// ALU
module ALU #(
    parameter DATA_W = 32
)
(
    input                       i_clk,    
    input                       i_rst_n,  
    input                       i_valid,  
    input [DATA_W - 1 : 0]      i_A,      
    input [DATA_W - 1 : 0]      i_B,      
    input [         2 : 0]      i_inst,   
    output [2*DATA_W - 1 : 0]   o_data,   
    output                      o_done    
);
Size in the first run: ~2500 cells after synthesis, ~140 flip-flops, about 140 I/O pins, ~18000 um2 of cells after synthesis.
Settings: LEC_CHECK=0, ABC_AREA=0, CAP_MARGIN=15, CELL_PAD_IN_SITES_DETAIL_PLACEMENT=1, CORE_ASPECT_RATIO=0.65, CORE_MARGIN=3, CORE_UTILIZATION=36, CTS_CLUSTER_DIAMETER=333, CTS_CLUSTER_SIZE=14, GPL_ROUTABILITY_DRIVEN=0, GPL_TIMING_DRIVEN=1, MAX_ROUTING_LAYER=met5, PLACE_DENSITY_LB_ADDON=0.02, SETUP_SLACK_MARGIN=-0.19, SLEW_MARGIN=35; clock period 3.77 ns.
run.sh (not shown) runs the stock make flow with config.mk's settings and CLKGATE_MAP_FILE=.
The baseline finished but fails on negative setup slack.
Edit:
Settings changed: ABC_AREA 0 to not set, CAP_MARGIN 15 to 20, CELL_PAD_IN_SITES_DETAIL_PLACEMENT 1 to not set, CORE_ASPECT_RATIO 0.65 to not set, CORE_MARGIN 3 to 2, CORE_UTILIZATION 36 to 19, CTS_CLUSTER_DIAMETER 333 to not set, CTS_CLUSTER_SIZE 14 to not set, GPL_ROUTABILITY_DRIVEN 0 to not set, GPL_TIMING_DRIVEN 1 to not set, MAX_ROUTING_LAYER met5 to not set, PLACE_DENSITY_LB_ADDON 0.02 to not set, SETUP_SLACK_MARGIN -0.19 to not set, SLEW_MARGIN 35 to 20.
Clock period 3.77 ns to 5.15 ns, I/O delays scaled along.
Now the flow finished clean.
Setup slack improves by 0.77 ns.
Utilization came out lower by 22 points.
Sequential power came out lower by 19%.
Non-clock buffer count came out lower by 147.
Clock power came out lower by 21%.
Wire length came out lower by 4.8%.
Maximum frequency came out lower by 14%.
Sequential share of layout area came out higher by 0.33 points.
Edit:
Settings changed: CORE_UTILIZATION 19 to 45.
Clock period 5.15 ns to 3.64 ns, I/O delays scaled along.
After rerunning: The new run completed with no timing, DRC or antenna violations; critical path depth came out lower by 1; die area is lower by 57%; design area rose by 4.6%; final cell count drops by 13%; global-route usage came out higher by 23 points; core utilization is higher by 33 points; fmax rose by 27%; setup slack loses 0.55 ns.
Edit:
Settings changed: CORE_UTILIZATION 45 to 40, CTS_CLUSTER_DIAMETER set to 41, GPL_TIMING_DRIVEN set to 0.
Clock period 3.64 ns to 7.0 ns, I/O delays scaled along.
Area after synthesis is unchanged.
Routed wire length rises by 15%.
Cell area decreases by 6.6%.
Cell count is lower by 1.7%.
Non-clock buffer count decreases by 125.
Utilization fell by 9.1 points.
Global-route usage came out higher by 0.62 points.
Total power falls by 49%.
Clock-buffer cell count came out higher by 3.
Sequential power fell by 41%.
Setup slack is better by 1.2 ns.
Edit:
Settings changed: CAP_MARGIN 20 to 5, CELL_PAD_IN_SITES_DETAIL_PLACEMENT set to 2, CELL_PAD_IN_SITES_GLOBAL_PLACEMENT set to 3, CORE_UTILIZATION 40 to 59, CTS_CLUSTER_DIAMETER 41 to not set, GPL_ROUTABILITY_DRIVEN set to 0, GPL_TIMING_DRIVEN 0 to not set, MIN_ROUTING_LAYER set to met2.
After rerunning: The new run failed in global placement without I/O. Synthesized area does not change. Synthesized cell count does not change. Die size goes down by about 30%.
Edit:
Settings changed: CAP_MARGIN 5 to 20, CELL_PAD_IN_SITES_DETAIL_PLACEMENT 2 to not set, CELL_PAD_IN_SITES_GLOBAL_PLACEMENT 3 to not set, CORE_UTILIZATION 59 to 72, GPL_ROUTABILITY_DRIVEN 0 to not set, MIN_ROUTING_LAYER met2 to not set, SETUP_SLACK_MARGIN set to 1.05, TNS_END_PERCENT set to 5.
Clock period 7.0 ns to 3.64 ns, I/O delays scaled along.
Effect: Now the flow never finished: it broke off in global routing with GRT-0232. Synthesized area is unchanged. Synthesized cell count stays the same. Die size goes down by about 18%.

---

Starting RTL as in the previous note.
make LEC_CHECK=0 CAP_MARGIN=0 CORE_ASPECT_RATIO=0.87 CORE_MARGIN=2 CORE_UTILIZATION=72 CTS_CLUSTER_DIAMETER=28 CTS_CLUSTER_SIZE=51 PLACE_DENSITY_LB_ADDON=0.0 SETUP_SLACK_MARGIN=0.47 SLEW_MARGIN=20 finish   # period 1.64 ns
The starting point failed in detailed placement.
Change:
CAP_MARGIN = 15   (was 0)
CORE_ASPECT_RATIO = not set   (was 0.87)
CTS_CLUSTER_DIAMETER = 354   (was 28)
CTS_CLUSTER_SIZE = 99   (was 51)
PLACE_DENSITY = 0.37   (was not set)
PLACE_DENSITY_LB_ADDON = not set   (was 0.0)
SETUP_SLACK_MARGIN = -0.1   (was 0.47)
clock period = 3.66 ns   (was 1.64 ns; I/O delays follow)
The changed run finished with setup timing left.
Synthesized cell count is unchanged.
Die area hardly moves.
Area after synthesis does not change.
Change:
CAP_MARGIN = 20   (was 15)
CTS_CLUSTER_DIAMETER = not set   (was 354)
CTS_CLUSTER_SIZE = not set   (was 99)
PLACE_DENSITY = not set   (was 0.37)
SETUP_SLACK_MARGIN = 1.09   (was -0.1)
TNS_END_PERCENT = 5   (was not set)
clock period = 3.64 ns   (was 3.66 ns; I/O delays follow)
After rerunning:
- This time the run did not get past global routing (GRT-0232)
- die size stays the same
- synthesized area is unchanged
- synthesized cell count is unchanged
Change:
CORE_UTILIZATION = 40   (was 72)
SETUP_SLACK_MARGIN = not set   (was 1.09)
TNS_END_PERCENT = not set   (was 5)
clock period = 7.0 ns   (was 3.64 ns; I/O delays follow)
What happened: This time the run finished with timing, DRC and antenna clean; die area went up by 78%; area after synthesis stays the same; synthesized cell count is unchanged.

---

The RTL this note starts from:
==> flow/design.v <==
module ALU #(
    parameter DATA_W = 32
)
(
    input                       i_clk,    
    input                       i_rst_n,  
    input                       i_valid,  
    input [DATA_W - 1 : 0]      i_A,      
    input [DATA_W - 1 : 0]      i_B,      
    input [         2 : 0]      i_inst,   
    output [2*DATA_W - 1 : 0]   o_data,   
    output                      o_done    
);
    parameter S_IDLE           = 2'd0;
    parameter S_ONE_CYCLE_OP   = 2'd1;
    parameter S_MULTI_CYCLE_OP = 2'd2;
    reg  [         1: 0] state, state_nxt;  
    reg  [  DATA_W-1: 0] operand_a, operand_a_nxt;
    reg  [  DATA_W-1: 0] operand_b, operand_b_nxt;
    reg  [         2: 0] inst, inst_nxt;
    wire [  DATA_W-1: 0] add_buf, sub_buf;
    reg  [  2*DATA_W: 0] shift_reg, shift_reg_nxt;
    reg                  done, done_nxt;
    reg  [         4: 0] counter;
    assign add_buf = operand_a + operand_b;
    assign sub_buf = operand_a - operand_b;
    assign o_data = shift_reg[ 2*DATA_W-1: 0];
    assign o_done = done;
    always @(*) begin
        if (i_valid) begin
            operand_a_nxt = i_A;
            operand_b_nxt = i_B;
            inst_nxt      = i_inst;
        end
        else begin
            operand_a_nxt = operand_a;
            operand_b_nxt = operand_b;
            inst_nxt      = inst;
        end
    end
    always @(*) begin
        case(state)
            S_IDLE           :  begin
                if (i_valid) state_nxt = (i_inst >= 6 ) ? S_MULTI_CYCLE_OP : S_ONE_CYCLE_OP;
                else state_nxt = state;
            end
            S_ONE_CYCLE_OP   :  state_nxt = S_IDLE;
            S_MULTI_CYCLE_OP :  state_nxt = (counter == 31) ? S_IDLE : state;           
            default : state_nxt = state;
        endcase
    end
    always @(posedge i_clk) begin 
        counter <= (state == S_MULTI_CYCLE_OP) ? counter + 5'd1 : 5'd0;
    end
    always @(*) begin
        shift_reg_nxt = shift_reg;
        case (state)
            S_IDLE          : begin
                shift_reg_nxt = 65'b0;
                done_nxt = 1'b0;
            end
            S_ONE_CYCLE_OP  : begin
                case (inst)
                    3'd0    : begin
                        if ((operand_a[DATA_W-1] == 1) && (operand_b[DATA_W-1] == 1) && (add_buf[DATA_W-1] == 0))
                            shift_reg_nxt[31:0] = {1'b1, 31'b0};
                        else if ((operand_a[DATA_W-1] == 0) && (operand_b[DATA_W-1] == 0) && (add_buf[DATA_W-1] == 1))
                            shift_reg_nxt[31:0] = {1'b0, {31{1'b1}}};
                        else
                            shift_reg_nxt[31:0] = add_buf;
                    end
                    3'd1    : begin
                        if ((operand_a[DATA_W-1] == 1) && (operand_b[DATA_W-1] == 0) && (sub_buf[DATA_W-1] == 0))
                            shift_reg_nxt[31:0] = {1'b1, 31'b0};
                        else if ((operand_a[DATA_W-1] == 0) && (operand_b[DATA_W-1] == 1) && (sub_buf[DATA_W-1] == 1))
                            shift_reg_nxt[31:0] = {1'b0, {31{1'b1}}};
                        else
                            shift_reg_nxt[31:0] = sub_buf;
                    end
                    3'd2    : shift_reg_nxt[31:0] = operand_a & operand_b;
                    3'd3    : shift_reg_nxt[31:0] = operand_a | operand_b;
                    3'd4    : shift_reg_nxt[31:0] = ($signed(operand_a) < $signed(operand_b)) ? 32'd1 : 32'd0;
                    3'd5    : shift_reg_nxt[31:0] = $signed(operand_a) >>> $signed(operand_b);
                    default : shift_reg_nxt[31:0] = shift_reg[31:0];
                endcase
                shift_reg_nxt[64:32] = 33'b0;
                done_nxt = 1'b1;
            end
            S_MULTI_CYCLE_OP: begin
                case (inst)
                    3'd6    : begin
                        if (counter == 0)
                            shift_reg_nxt[31:0] = operand_a;
                        else
                            shift_reg_nxt[31:0] = shift_reg[31:0];
                        if(shift_reg_nxt[0] == 1)
                            shift_reg_nxt[64:32] = shift_reg[63:32] + operand_b;
                        else
                            shift_reg_nxt[64:32] = shift_reg[63:32];
                        shift_reg_nxt = shift_reg_nxt >> 1;
                        if (counter == 31) 
                            done_nxt = 1'b1;
                        else 
                            done_nxt = 1'b0;
                    end
                    3'd7    :begin
                        if (counter == 0) begin
                            if ((operand_b == 1) && (operand_a[31] == 1)) begin
                                shift_reg_nxt[31:1] = operand_a[30:0];
                                shift_reg_nxt[32] = 0;
                                shift_reg_nxt[0] = 1;
                            end
                            else begin
                                shift_reg_nxt[32:1] = operand_a;
                                shift_reg_nxt[0] = 0;
                            end
                            shift_reg_nxt[63:33] = shift_reg[63:33];
                        end
                        else begin
                            if (shift_reg[63:32] >= operand_b) begin
                                shift_reg_nxt[63:32] = shift_reg[63:32] - operand_b;
                                shift_reg_nxt[0] = 1;
                            end
                            else begin
                                shift_reg_nxt[63:32] = shift_reg[63:32];
                                shift_reg_nxt[0] = 0;
                            end
                            shift_reg_nxt[31:1] = shift_reg[31:1];
                        end
                        if (counter == 31) 
                            done_nxt = 1'b1;
                        else begin
                            shift_reg_nxt = shift_reg_nxt << 1;
                            done_nxt = 1'b0;
                        end
                    end
                    default :begin
                        shift_reg_nxt = shift_reg;
                        done_nxt = done;
                    end
                endcase
            end
            default : begin
                shift_reg_nxt = shift_reg;
                done_nxt = 1'b0;
            end
        endcase
    end
    always @(posedge i_clk or negedge i_rst_n) begin
        if(!i_rst_n) begin 
            done <= 0;
        end
        else begin
            done <= done_nxt;
        end
    end
    always @(posedge i_clk or negedge i_rst_n) begin
        if (!i_rst_n) begin
            state       <= S_IDLE;
            operand_a   <= 0;
            operand_b   <= 0;
            inst        <= 0;
            shift_reg   <= 0;
        end
        else begin
            state       <= state_nxt;
            operand_a   <= operand_a_nxt;
            operand_b   <= operand_b_nxt;
            inst        <= inst_nxt;
            shift_reg   <= shift_reg_nxt;
        end
    end
endmodule
Settings: LEC_CHECK=0, CAP_MARGIN=20, CORE_ASPECT_RATIO=0.87, CORE_MARGIN=2, CORE_UTILIZATION=72, CTS_CLUSTER_DIAMETER=366, CTS_CLUSTER_SIZE=28, PLACE_DENSITY_LB_ADDON=0.0, SETUP_SLACK_MARGIN=0.47, SLEW_MARGIN=20; clock period 1.64 ns.
The baseline stopped in detailed placement on DPL-0038.
Next try:
==> flow/config.mk (replaced) <==
export PLATFORM = sky130hd
export DESIGN_NAME = ALU
export DESIGN_NICKNAME = ALU
export VERILOG_FILES = /design/flow/design.v
export SDC_FILE = /design/flow/constraint.sdc
export NUM_CORES = 4
export LEC_CHECK = 0
export CAP_MARGIN = 20
export CORE_MARGIN = 2
export CORE_UTILIZATION = 40
export SLEW_MARGIN = 20
==> flow/constraint.sdc (replaced) <==
create_clock -name core_clock -period 5.15 [get_ports {i_clk}]
set_input_delay 1.0300 -clock core_clock [delete_from_list [all_inputs] [get_ports {i_clk}]]
set_output_delay 1.0300 -clock core_clock [all_outputs]
set_load 0.01 [all_outputs]
With this change the flow passed the timing, design-rule and antenna checks.
Area after synthesis is unchanged.
Die size went up by 78%.
Synthesized cell count stays the same.
Next try:
--- a/flow/config.mk
+++ b/flow/config.mk
@@ -9,3 +9,6 @@
 export CORE_MARGIN = 2
-export CORE_UTILIZATION = 40
+export CORE_UTILIZATION = 70
+export CTS_CLUSTER_DIAMETER = 36
+export CTS_CLUSTER_SIZE = 35
+export SETUP_SLACK_MARGIN = 1.38
 export SLEW_MARGIN = 20
==> flow/constraint.sdc (replaced) <==
create_clock -name core_clock -period 4.96 [get_ports {i_clk}]
set_input_delay 0.9920 -clock core_clock [delete_from_list [all_inputs] [get_ports {i_clk}]]
set_output_delay 0.9920 -clock core_clock [all_outputs]
set_load 0.01 [all_outputs]
After rerunning: Total power goes up by 9.9%. Cell count falls by 7.3%. Wire length decreases by 7.5%.
No activity file was given, so power comes from the tool's default toggle rates.
